==> build 65 <==
==> flow/design.v <==
module alu_design #(parameter W = 8)(
    input clk, rst, mode, ce, cin,
    input [1:0] inp_valid,
    input [7:0] opa, opb,
    input [3:0] cmd,
    output reg err, ov, cout, g, l, e,
    output reg [15:0] res
);
parameter INV_INP = 2'b00, OPA_VALID = 2'b01, OPB_VALID = 2'b10, OPA_AND_OPB_VALID = 2'b11;
reg [7:0] opa_p, opb_p;
reg [3:0] cmd_p;
reg [1:0] valid_p;
reg mode_p, cin_p;
reg [15:0] res_p;
reg cout_p, ov_p, g_p, l_p, e_p, err_p;
always @(posedge clk or posedge rst) begin
    if (rst) begin
        opa_p <= 0;
        opb_p <= 0;
        cmd_p <= 0;
        valid_p <= 0;
        cin_p <= 0;
        mode_p <= 0;
    end else if (ce) begin
        opa_p <= opa;
        opb_p <= opb;
        cmd_p <= cmd;
        valid_p <= inp_valid;
        cin_p <= cin;
        mode_p <= mode;
    end
end
always @(*) begin
    res_p = 0;
    err_p = 0;
    cout_p = 0;
    ov_p = 0;
    g_p = 0;
    l_p = 0;
    e_p = 0;
    if (ce) begin
        if (mode_p == 1) begin
            case (valid_p)
                INV_INP: begin
                    res_p = 0;
                    err_p = 1;
                end
                OPA_VALID: begin
                    case (cmd_p)
                        4'b0100: begin
                            res_p = opa_p + 1;
                            cout_p = res_p[8];
                        end
                        4'b0101: begin
                            res_p = opa_p - 1;
                            ov_p = res_p[8];
                        end
                        default: err_p = 1;
                    endcase
                end
                OPB_VALID: begin
                    case (cmd_p)
                        4'b0110: begin
                            res_p = opb_p + 1;
                            cout_p = res_p[8];
                        end
                        4'b0111: begin
                            res_p = opb_p - 1;
                            ov_p = res_p[8];
                        end
                        default: err_p = 1;
                    endcase
                end
                OPA_AND_OPB_VALID: begin
                    case (cmd_p)
                        4'b0000: begin
                            res_p = opa_p + opb_p;
                            cout_p = res_p[8];
                        end
                        4'b0001: begin
                            res_p = opa_p - opb_p;
                            ov_p = res_p[8];
                        end
                        4'b0010: begin
                            res_p = opa_p + opb_p + cin_p;
                            cout_p = res_p[8];
                        end
                        4'b0011: begin
                            res_p = opa_p - opb_p - cin_p;
                            ov_p = res_p[8];
                        end
                        4'b1000: begin
                            g_p = (opa_p > opb_p);
                            l_p = (opa_p < opb_p);
                            e_p = (opa_p == opb_p);
                        end
                        4'b1001: begin
                            res_p = (opa_p + 1) * (opb_p + 1);
                        end
                        4'b1010: begin
                            res_p = (opa_p << 1) * opb_p;
                        end
                        4'b1011: begin
                            res_p = $signed(opa_p) + $signed(opb_p);
                            ov_p = (($signed(opa_p) > 0) && ($signed(opb_p) > 0) && ($signed(res_p[7:0]) < 0)) ||
                                   (($signed(opa_p) < 0) && ($signed(opb_p) < 0) && ($signed(res_p[7:0]) > 0));
                        end
                        4'b1100: begin
                            res_p = $signed(opa_p) - $signed(opb_p);
                            ov_p = (($signed(opa_p) > 0) && ($signed(opb_p) < 0) && ($signed(res_p[7:0]) < 0)) ||
                                   (($signed(opa_p) < 0) && ($signed(opb_p) > 0) && ($signed(res_p[7:0]) > 0));
                        end
                        default: err_p = 1;
                    endcase
                end
                default: err_p = 1;
            endcase
        end else begin
            case (valid_p)
                INV_INP: begin
                    res_p = 0;
                    err_p = 1;
                end
                OPA_VALID: begin
                    case (cmd_p)
                        4'b0110: res_p = ~opa_p;
                        4'b1000: res_p = opa_p >> 1;
                        4'b1001: res_p = opa_p << 1;
                        default: err_p = 1;
                    endcase
                end
                OPB_VALID: begin
                    case (cmd_p)
                        4'b0111: res_p = ~opb_p;
                        4'b1010: res_p = opb_p >> 1;
                        4'b1011: res_p = opb_p << 1;
                        default: err_p = 1;
                    endcase
                end
                OPA_AND_OPB_VALID: begin
                    case (cmd_p)
                        4'b0000: res_p = opa_p & opb_p;
                        4'b0010: res_p = opa_p | opb_p;
                        4'b0001: res_p = ~(opa_p & opb_p);
                        4'b0011: res_p = ~(opa_p | opb_p);
                        4'b0100: res_p = opa_p ^ opb_p;
                        4'b0101: res_p = ~(opa_p ^ opb_p);
                        4'b1100: begin
                            if (|opb_p[7:4]) err_p = 1;
                            else res_p = (opa_p << opb_p[2:0]) | (opa_p >> (8 - opb_p[2:0]));
                        end
                        4'b1101: begin
                            if (|opb_p[7:4]) err_p = 1;
                            else res_p = (opa_p >> opb_p[2:0]) | (opa_p << (8 - opb_p[2:0]));
                        end
                        default: err_p = 1;
                    endcase
                end
                default: err_p = 1;
            endcase
        end
    end
end
always @(posedge clk or posedge rst) begin
    if (rst) begin
        res <= 0;
        cout <= 0;
        ov <= 0;
        g <= 0;
        l <= 0;
        e <= 0;
        err <= 0;
    end else if (ce) begin
        res <= res_p;
        cout <= cout_p;
        ov <= ov_p;
        g <= g_p;
        l <= l_p;
        e <= e_p;
        err <= err_p;
    end
end
endmodule
==> flow/run.sh <==
#!/bin/bash
# the make line also repeats each setting of config.mk as NAME=value (left out here)
make -C /OpenROAD-flow-scripts/flow DESIGN_CONFIG=/design/flow/config.mk WORK_HOME=/design/flow/orfs CLKGATE_MAP_FILE= finish
==> flow/config.mk <==
export PLATFORM = sky130hd
export DESIGN_NAME = alu_design
export DESIGN_NICKNAME = alu_design
export VERILOG_FILES = /design/flow/design.v
export SDC_FILE = /design/flow/constraint.sdc
export NUM_CORES = 4
export LEC_CHECK = 0
export CAP_MARGIN = 10
export CELL_PAD_IN_SITES_DETAIL_PLACEMENT = 0
export CORE_ASPECT_RATIO = 0.53
export CORE_MARGIN = 2
export CORE_UTILIZATION = 56
export CTS_CLUSTER_DIAMETER = 29
export CTS_CLUSTER_SIZE = 80
export GPL_TIMING_DRIVEN = 1
export HOLD_SLACK_MARGIN = 0.05
export MAX_ROUTING_LAYER = met4
export MIN_ROUTING_LAYER = met2
export PLACE_DENSITY = 0.46
export SETUP_SLACK_MARGIN = 1.56
export SLEW_MARGIN = 15
export TNS_END_PERCENT = 60
==> flow/constraint.sdc <==
create_clock -name core_clock -period 5.45 [get_ports {clk}]
set_input_delay 1.0900 -clock core_clock [delete_from_list [all_inputs] [get_ports {clk}]]
set_output_delay 1.0900 -clock core_clock [all_outputs]
set_load 0.01 [all_outputs]
==> build 3: changes against build 65 <==
Settings changed: CAP_MARGIN 10 to 0, CELL_PAD_IN_SITES_DETAIL_PLACEMENT 0 to unset, CORE_ASPECT_RATIO 0.53 to unset, CORE_UTILIZATION 56 to 72, CTS_CLUSTER_DIAMETER 29 to 105, CTS_CLUSTER_SIZE 80 to unset, GPL_TIMING_DRIVEN 1 to unset, HOLD_SLACK_MARGIN 0.05 to unset, MAX_ROUTING_LAYER met4 to unset, MIN_ROUTING_LAYER met2 to unset, PLACE_DENSITY 0.46 to 0.36, SETUP_SLACK_MARGIN 1.56 to 1.16, SLEW_MARGIN 15 to 20, TNS_END_PERCENT 60 to unset.
==> flow/constraint.sdc (replaced) <==
create_clock -name core_clock -period 5.83 [get_ports {clk}]
set_input_delay 1.1660 -clock core_clock [delete_from_list [all_inputs] [get_ports {clk}]]
set_output_delay 1.1660 -clock core_clock [all_outputs]
set_load 0.01 [all_outputs]
==> trial 82: changes against build 65 <==
Settings changed: CAP_MARGIN 10 to 5, CELL_PAD_IN_SITES_DETAIL_PLACEMENT 0 to 2, CTS_CLUSTER_DIAMETER 29 to 188, HOLD_SLACK_MARGIN 0.05 to unset, SETUP_SLACK_MARGIN 1.56 to 0.3.
==> qor summary <==
	build 65	build 3	trial 82
Status	did not finish	did not finish	did not finish
Last stage reached	global routing (5_1_grt)	global routing (5_1_grt)	detailed placement (3_5_place_dp)
Placeable core area	19400 um^2	15100 um^2	19400 um^2
Cell at the root of the clock tree	sky130_fd_sc_hd__clkbuf_16	sky130_fd_sc_hd__clkbuf_16	-
Cell Count Post-Placement	1798	1660	-
Clock tree sinks	46	46	-
Level count of the clock H-tree	2	2	-
Area of the die	21000 um^2	16400 um^2	21000 um^2
Site Rows	37	45	37
Gates resized, CTS repair	63	83	-
Number of hold-repair buffers added at the cts stage	0	0	-
X dimension of the die	197 um	128 um	197 um
Placement-stage worst setup slack	-0.108 ns	0.0261 ns	-
Placed Area	12600 um^2	12000 um^2	-
Max Root-Sink Buffers	2	2	-
Placer Congestion	1.32	1.15	1.30
